Design ARMProcessor, start of the top module:
module ARMProcessor(
	input clk,
	input reset,
	output[31:0] pc,
	input[31:0] inst,
	input nIRQ,
	output[3:0] be,
	output[31:0] memaddr,
	output memwrite,
	output memread,
	output[31:0] writedata,
	input[31:0] readdata
	);
	assign pc = pctmp;
	assign be = 4'b1111;  
	wire[3:0] ReadAddr1, ReadAddr2, WriteAddr;
	wire[31:0] ReadData1, ReadData2, ReadData3;
	wire[31:0] Result, ExtImm, SrcB, ALUResult, PCPlus4, PCBranch, pctmp;
	wire[3:0] ALUOp, ALUFlags;
	wire[1:0] RegSrc, ImmSrc;
	wire PCSrc, RegWrite, MemWrite, MemtoReg, ALUSrc, Svalue;
	wire[31:0] NextPC;
	assign ReadAddr1 = inst[19:16];
	assign ReadAddr2 = inst[3:0];
	assign WriteAddr = inst[15:12];
	assign memaddr = ALUResult;
	assign memwrite = MemWrite;
	assign memread = 'b1;
	assign writedata = ReadData3;
	assign SrcB = (ALUSrc == 1'b0) ? ReadData2 : ExtImm;
	assign Result = (MemtoReg == 1'b0) ? ALUResult : readdata;
	assign PCPlus4 = pctmp + 32'd4;
	assign PCBranch = pctmp + ExtImm + 32'd8;
	assign NextPC = (PCSrc == 1'b0) ? PCPlus4 : PCBranch;
	ControlUnit _ControlUnit(
			.clk(clk),
			.reset(reset),
			.ALUFlags(ALUFlags), 
			.cond(inst[31:28]), 
			.op(inst[27:26]), 
			.funct(inst[25:20]), 
			.ALUOp(ALUOp), 
			.ImmSrc(ImmSrc), 
			.RegSrc(RegSrc),  
			.PCSrc(PCSrc), 
			.RegWrite(RegWrite), 
			.MemWrite(MemWrite), 
			.MemtoReg(MemtoReg), 
			.ALUSrc(ALUSrc), 
			.Svalue(Svalue)
	);
	RegisterFile _RegisterFile( 
			.clk(clk), 
			.reset(reset), 
			.we(RegWrite), 
			.RegSrc(RegSrc), 
			.addr1(ReadAddr1), 
			.addr2(ReadAddr2), 
			.addr3(WriteAddr),
			.waddr(WriteAddr), 
			.wdata(Result), 
			.pcin(NextPC), 
			.data1(ReadData1), 
			.data2(ReadData2), 
			.data3(ReadData3), 
			.pcout(pctmp)
	);
	Extend _Extend( 
		.in(inst[23:0]), 
		.ImmSrc(ImmSrc), 
		.ExtImm(ExtImm) 
	);
	ALU _ALU( 
		.SrcA(ReadData1), 
		.SrcB(SrcB), 
		.ALUOp(ALUOp), 
		.ALUFlags(ALUFlags), 
		.ALUResult(ALUResult) 
	); 
endmodule
For scale: roughly 5600 cells after synthesis, roughly 510 flip-flops, ~170 I/O pins, about 0.041 mm2 of cells after synthesis.
clock: 4.34 ns
lec_check: 0
abc_area: 1
cap_margin: 20
core_margin: 2
core_utilization: 72
cts_cluster_diameter: 368
cts_cluster_size: 74
setup_slack_margin: 1.12
slew_margin: 20
run.sh (not shown) runs the stock make flow with config.mk's settings and CLKGATE_MAP_FILE=.
The first run did not get past clock tree synthesis (4_1_cts).
Next try:
ABC_AREA = not set   (was 1)
CORE_UTILIZATION = 58   (was 72)
CTS_CLUSTER_DIAMETER = not set   (was 368)
CTS_CLUSTER_SIZE = 37   (was 74)
SETUP_SLACK_MARGIN = not set   (was 1.12)
TNS_END_PERCENT = 5   (was not set)
clock period = 4.42 ns   (was 4.34 ns; I/O delays follow)
What happened: This time the run reached the layout checks and failed them: negative setup slack. Synthesized cell count drops by well over a third. Die size climbs by about a fifth. Area after synthesis drops by a few percent.

* * *

Starting RTL as in the previous note.
clock: 6.44 ns
lec_check: 0
cap_margin: 20
core_margin: 2
core_utilization: 70
cts_cluster_diameter: 42
cts_cluster_size: 41
place_density: 0.66
setup_slack_margin: -0.33
slew_margin: 20
The starting point stopped in global routing (5_1_grt) on GRT-0116.
Next try:
Settings changed: CORE_UTILIZATION 70 to 40, CTS_CLUSTER_DIAMETER 42 to 97, CTS_CLUSTER_SIZE 41 to default, MAX_ROUTING_LAYER from default to met4, PLACE_DENSITY 0.66 to default, SETUP_SLACK_MARGIN -0.33 to default.
Clock period 6.44 ns to 9.0 ns, I/O delays scaled along.
The new run completed with no timing, DRC or antenna violations. Area after synthesis does not change. Synthesized cell count is unchanged. Die area goes up by 74%.
Next try:
Settings changed: CORE_UTILIZATION 40 to 46, CTS_CLUSTER_DIAMETER 97 to default, MAX_ROUTING_LAYER met4 to default, SETUP_SLACK_MARGIN from default to 1.14.
Clock period 9.0 ns to 4.42 ns, I/O delays scaled along.
=> With this change the flow ran to the end with violations: setup timing; final cell count rises by about 16%; count of clock-buffer cells in the layout shrinks by 1; worst hold slack gains 0.033 ns; final area goes up by 25%; via count went up by about 15%; clock skew came out higher by 0.0064 ns.
Next try:
Settings changed: CORE_UTILIZATION 46 to 71, CTS_CLUSTER_DIAMETER from default to 193, MAX_ROUTING_LAYER from default to met4, SETUP_SLACK_MARGIN 1.14 to 2.5.
Clock period 4.42 ns to 7.74 ns, I/O delays scaled along.
Result: With this change the flow ended with an error in global routing (5_1_grt) with GRT-0116; synthesized area is unchanged; die size went down by a quarter to a third; synthesized cell count stays the same.
